==> flow/design.v (excerpt) <==
module conv (
input [4:0] stride,
input  conv_enable, 
output reg [18:0] address1 , address2, write_address,
output reg end_reach, full_conv_end, dot_sum_end,
input clk,
input reset,
input [9:0] w1 ,h1,w2,h2,
output reg [9:0] width, height
  );
For scale: roughly 3,500 cells after synthesis, ~0.025 mm² of cells after synthesis.
clock: 6.58 ns
lec_check: 0
abc_area: 1
cap_margin: 20
core_aspect_ratio: 0.5
core_margin: 2
core_utilization: 66
cts_cluster_diameter: 252
cts_cluster_size: 96
place_density: 0.35
setup_slack_margin: -0.65
slew_margin: 20
tns_end_percent: 5
run.sh (not shown) runs the stock make flow with config.mk's settings and CLKGATE_MAP_FILE=.
The baseline ran to the end with violations: setup timing.
Then changed:
==> flow/config.mk (replaced) <==
export PLATFORM = sky130hd
export DESIGN_NAME = conv
export DESIGN_NICKNAME = conv
export VERILOG_FILES = /design/flow/design.v
export SDC_FILE = /design/flow/constraint.sdc
export NUM_CORES = 4
export LEC_CHECK = 0
export CAP_MARGIN = 20
export CORE_MARGIN = 2
export CORE_UTILIZATION = 40
export SLEW_MARGIN = 20
==> flow/constraint.sdc (replaced) <==
create_clock -name core_clock -period 11.0 [get_ports {clk}]
set_input_delay 2.2000 -clock core_clock [delete_from_list [all_inputs] [get_ports {clk}]]
set_output_delay 2.2000 -clock core_clock [all_outputs]
set_load 0.01 [all_outputs]
What happened: With this change the flow completed with no timing, DRC or antenna violations. Global-route usage came out lower by 19 points. Synthesized area came out lower by a few percent. Core utilization came out lower by 41 points. Cell count came out lower by about a fifth. Power came out lower by well over a third. Count of clock-buffer cells in the layout came out lower by 2. Hold slack is worse by 0.0060 ns. Final area came out lower by about a fifth.

---

run 1:
conv again, from the RTL that the note above started with.
Settings: LEC_CHECK=0, CAP_MARGIN=0, CELL_PAD_IN_SITES_GLOBAL_PLACEMENT=0, CORE_ASPECT_RATIO=0.73, CORE_MARGIN=2, CORE_UTILIZATION=72, CTS_CLUSTER_DIAMETER=352, CTS_CLUSTER_SIZE=33, SETUP_SLACK_MARGIN=-0.76, SLEW_MARGIN=20, TNS_END_PERCENT=75; clock period 11.4 ns.
In run 1 the implementation ran to completion but is not tape-out ready, as the final checks report setup timing.
diff inputs: run 1 => run 2
- SETUP_SLACK_MARGIN now 3.23, was -0.76
- CORE_UTILIZATION now 57, was 72
- CTS_CLUSTER_SIZE now 59, was 33
- TNS_END_PERCENT no longer set, was 75
- CTS_CLUSTER_DIAMETER now 192, was 352
[summary]
- In summary, run 2 completed successfully, with a layout that passed the timing, design-rule and antenna checks.
- Re via count: run 1 was lower than run 2.
- Summary — final worst-path cycle share, run 2 relative to run 1: lower, by 18 points.
- Comparing run 2 and run 1, the lower floorplan utilization is on run 2.
- Against run 1 as the reference, run 2 delivers a lower number of detailed-route iterations in the first pass.
- In the reports for run 2 and run 1, the smaller cell area belongs to run 1.
For run 3, these inputs were changed with respect to run 2:
- a deleted SETUP_SLACK_MARGIN that had been 3.23
- an added MAX_ROUTING_LAYER of met4
- a change of CORE_ASPECT_RATIO from 0.73 to 0.99
- a change of CORE_UTILIZATION from 57 to 72
- an added PLACE_DENSITY of 0.65
- a change of the clock period (ns, I/O delays scaled along) from 11.4 to 9.32
Notes after the runs:
- Run 3 ran in full, but the layout does not pass; the checks complain about setup timing.
- A origin of the worst setup path of stride[0] is what run 2 shows, while w2[2] belongs to run 3.
- Met2 wirelength from detailed routing | run 3 above run 2
- Changes observed in run 3 relative to run 2: share of the core filled by cells before placement now sits higher, die extent in y climbed about 3.5%, layout clock buffer count has increased.
Input-level comparison between run 4 and run 3:
- CORE_ASPECT_RATIO: 0.99 -> 1.04
- PLACE_DENSITY: 0.65 -> 0.66
- CTS_CLUSTER_DIAMETER: 192 -> 25
- the clock period (ns, I/O delays scaled along): 9.32 -> 9.06
==> results <==
- No final results exist for run 4, since it was stopped by error ODB-0269 during global routing (5_1_grt).
- From run 3 to run 4 the numbers moved as follows: count of instances resized after the clock tree is built went up about 22%, worst setup timing slack at the placement stage went down 0.14 ns, post-DP HPWL went up 2.1%, cell count after synthesis held, count of buffers added by post-CTS timing repair for setup went up 41.
- Taking run 3 as the reference, in run 4 chip area line of the yosys report essentially unchanged, width of the chip decreased about 2.4%, cell count in the Yosys report ~0 delta.
- Going from run 3 to run 4, area inside the core boundary grew slightly.
Setup changes, run 4 to run 5
- clearing CORE_ASPECT_RATIO, which used to be 1.04
- clearing CTS_CLUSTER_DIAMETER, which used to be 25
- swapping 72 for 65 in CORE_UTILIZATION
- swapping 0 for 20 in CAP_MARGIN
- clearing CELL_PAD_IN_SITES_GLOBAL_PLACEMENT, which used to be 0
- clearing PLACE_DENSITY, which used to be 0.66
- clearing CTS_CLUSTER_SIZE, which used to be 59
- swapping 9.06 for 8.8 in the clock period (ns, I/O delays scaled along)
Results
- No crash in run 5: every stage finished, but the layout fails its final checks due to setup timing.
- [run 5] horizontal extent of the die rose 7.2% relative to run 4
- Run 4 -> run 5: count of flip-flops with a built-in enable after synthesis delta 0, exact match
- Reported for run 5 and run 4, synthesized area turned out identical to the last digit.
- Run 4 → run 5: chip area increased 3700 µm²; standard-cell row count increased 2; number of buffers added for setup after CTS decreased 29; vertical extent of the die increased about 3%; gate count after technology mapping essentially unchanged.
- Buffer depth of the longest clock path: run 5 vs run 4 identical

---

Setup of job 101:
conv again, from the RTL that the note above started with.
Settings: LEC_CHECK=0, CAP_MARGIN=20, CORE_MARGIN=2, CORE_UTILIZATION=72, CTS_CLUSTER_DIAMETER=294, CTS_CLUSTER_SIZE=97, PLACE_DENSITY=0.42, SLEW_MARGIN=20, TNS_END_PERCENT=30; clock period 6.1 ns.
Job 101: aborted in 4_1_cts (tool error)
--- input diff job 101..job 102 ---
- clearing CTS_CLUSTER_SIZE, which used to be 97
- clearing CTS_CLUSTER_DIAMETER, which used to be 294
- clearing TNS_END_PERCENT, which used to be 30
- putting PLACE_DENSITY_LB_ADDON at 0.19 where nothing was set
- clearing PLACE_DENSITY, which used to be 0.42
- swapping 6.1 for 9.6 in the clock period (ns, I/O delays scaled along)
==> results <==
- Both conditions hold for job 102: the flow ran to the end and the final layout passed the timing, design-rule and antenna checks.
- [compare] base=job 101 new=job 102: area of the core held steady; placed cell area decreased about 10%.
- Between job 102 and job 101, the difference in gate count of the mapped netlist is negligible.
- Job 102 against job 101: pre-CTS setup slack now larger; die size comparable; number of buffers added on ports comparable; post-synthesis async set-or-reset flop share comparable.
Input changes introduced in job 103 (baseline for comparison: job 102):
- CORE_UTILIZATION: 72 -> 58
- PLACE_DENSITY_LB_ADDON: 0.19 -> unset
- the clock period (ns, I/O delays scaled along): 9.6 -> 8.79
--- outcome ---
Job 103: summed area of non-filler cells in the final layout higher than job 102
Note that the total power recorded for job 103 amounts to 1.17 times the value seen in job 102.
The higher number of DRC markers after the initial detailed-route iteration of job 102 and job 103 is in job 102.
From job 102 to job 103 the numbers moved as follows: via count has increased; combinational share of power has increased; combinational group power has increased.
Job 103: setup slack 0.56 ns below job 102
Against job 102, global-route wire length before repair in job 103 rose by a few percent.
Compared with job 102, job 103 shows global-route usage over all layers lower by 6.7 points.
Ran to the end and failed final checks on negative setup slack: job 103.
Job 102 ended with every stage complete and zero timing, DRC or antenna violations.
Of job 102 and job 103, the lower cell count of the worst reg-to-reg path belongs to job 102.
Changes in job 104 relative to job 103:
- changing CORE_UTILIZATION from 58 to 65
- setting MAX_ROUTING_LAYER to met4 for the first time
- setting CTS_CLUSTER_SIZE to 61 for the first time
==> results <==
FAIL for each of job 103 and job 104. Job 104 finished every stage; the final checks, however, were not passed, the failures being negative setup slack. Changes observed in job 104 relative to job 103: global routing met3 resource utilization went down, final total negative setup slack went down, total length of routed met3 wires went up, area occupied by multi-input gates went up.
Modified inputs, job 105 compared to job 104
- CTS_CLUSTER_DIAMETER newly set to 389
- CTS_CLUSTER_SIZE changed from 61 to 98
- MAX_ROUTING_LAYER removed (was met4)
- the clock period (ns, I/O delays scaled along) changed from 8.79 to 11.0
Results
- As of job 105, count of cell instances traversed by the critical path had fallen by more than 10% compared to job 104.
- Per the comparison of job 105 with job 104, cell area went down by about 13%, overall routing resource usage now sits lower, via count fell by about 12%.
- The master of the slowest instance on the critical path comes out sky130_fd_sc_hd__or4b_4 in one run and sky130_fd_sc_hd__or4_4 in the other, namely in job 105 and job 104 respectively.
- Although it ran to completion, job 105 produced a layout that fails the final checks because of antenna violations.
- Of the two candidates, job 104 has the worse cell-internal power and job 105 the better one.
- Job 105 ended up with a lower static power due to leakage than job 104 did.
- Destination of the critical timing path: height[8] -> job 105, height[1] -> job 104

---

The RTL this note starts from:
==> flow/design.v <==
`timescale 1ns / 1ps
module conv (
input [4:0] stride,
input  conv_enable, 
output reg [18:0] address1 , address2, write_address,
output reg end_reach, full_conv_end, dot_sum_end,
input clk,
input reset,
input [9:0] w1 ,h1,w2,h2,
output reg [9:0] width, height
  );
reg [9:0] H1_index_outer , V1_index_outer ;
reg [5:0]	v1_index_inner , h1_index_inner ;
reg dot_sum_start ;
always @ (posedge clk) begin	 
		if (reset) begin
			H1_index_outer = 0;
			V1_index_outer = 0;
			v1_index_inner = 0;
			h1_index_inner = 0;
			address1 = 0;
			address2 = 0;
			write_address = 0;
			end_reach = 0;
			dot_sum_end = 0;
			dot_sum_start = 1;
			full_conv_end = 0;
			width = 0;
			height = 0;
		end
		else if (conv_enable) begin
				if (dot_sum_start) begin
						v1_index_inner = 0;
						h1_index_inner = 0;
						dot_sum_start = 0;
						dot_sum_end =0;
				end	
				if (!full_conv_end) begin
					address1 = address1 + 2'b01;
					h1_index_inner = h1_index_inner + 2'b01 ;
					if (h1_index_inner == w2) begin			 
						v1_index_inner = v1_index_inner + 1;
						h1_index_inner = 6'b0;								
						address1 = (v1_index_inner + V1_index_outer )* w1 + H1_index_outer;
					end	
					if (v1_index_inner == h2) begin			 
						H1_index_outer = H1_index_outer + stride;
						address1 = V1_index_outer * w1 + H1_index_outer ;
						dot_sum_start = 1;
						dot_sum_end =1;
						v1_index_inner = 6'b0;
					end
					if ((H1_index_outer + w2) > w1	) begin		 
						width = H1_index_outer;
						dot_sum_start = 1;
						V1_index_outer = V1_index_outer + stride;
						H1_index_outer = 10'b0000000000;
						address1 = V1_index_outer * w1;
					end
					if (address1 == h1*w1 ) 		full_conv_end = 1;		 
					if ((address1 + 1) == h1*w1 ) 		height = V1_index_outer + 1;
					address2 = v1_index_inner*w2 + h1_index_inner;
					if (dot_sum_start)	write_address	= write_address + 1;
				end
		end
    end
endmodule 
Settings: LEC_CHECK=0, ABC_AREA=0, CAP_MARGIN=20, CORE_ASPECT_RATIO=1.22, CORE_MARGIN=10, CORE_UTILIZATION=40, CTS_CLUSTER_DIAMETER=95, CTS_CLUSTER_SIZE=34, GPL_ROUTABILITY_DRIVEN=0, HOLD_SLACK_MARGIN=-0.04, SLEW_MARGIN=20, TNS_END_PERCENT=55; clock period 5.94 ns.
The baseline finished but fails on setup timing.
==> next run, changes <==
CTS_CLUSTER_DIAMETER = 252   (was 95)
GPL_TIMING_DRIVEN = 0   (was not set)
TNS_END_PERCENT = 15   (was 55)
- The changed run ran to the end with violations: setup timing
- non-clock buffer count went down by 422
- clock power is about the same
- global-route usage falls by 0.10 points
- design area went down by 10%
- power falls by 17%
- synthesized cell count is unchanged
- clock-buffer cell count stays the same
- sequential share of layout area came out higher by 0.80 points
- worst setup slack degrades by 0.41 ns
- utilization came out lower by 5.9 points
==> next run, changes <==
ABC_AREA = not set   (was 0)
CORE_ASPECT_RATIO = not set   (was 1.22)
CORE_MARGIN = 2   (was 10)
CORE_UTILIZATION = 58   (was 40)
CTS_CLUSTER_DIAMETER = not set   (was 252)
CTS_CLUSTER_SIZE = not set   (was 34)
GPL_ROUTABILITY_DRIVEN = not set   (was 0)
GPL_TIMING_DRIVEN = not set   (was 0)
HOLD_SLACK_MARGIN = not set   (was -0.04)
TNS_END_PERCENT = not set   (was 15)
clock period = 8.5 ns   (was 5.94 ns; I/O delays follow)
The changed run reached the layout checks and failed them: setup timing.
Register-to-register slack gains 2.6 ns.
Cell area climbs by a few percent.
Utilization is higher by 26 points.
Worst setup slack is better by 2.5 ns.
Die area went down by well over a third.
First-iteration DRC count rose by a quarter to a third.
Via count rose by a few percent.
Clock power is lower by a quarter to a third.
Global-route usage increases by 14 points.
Power is estimated from default activity; no workload was simulated.
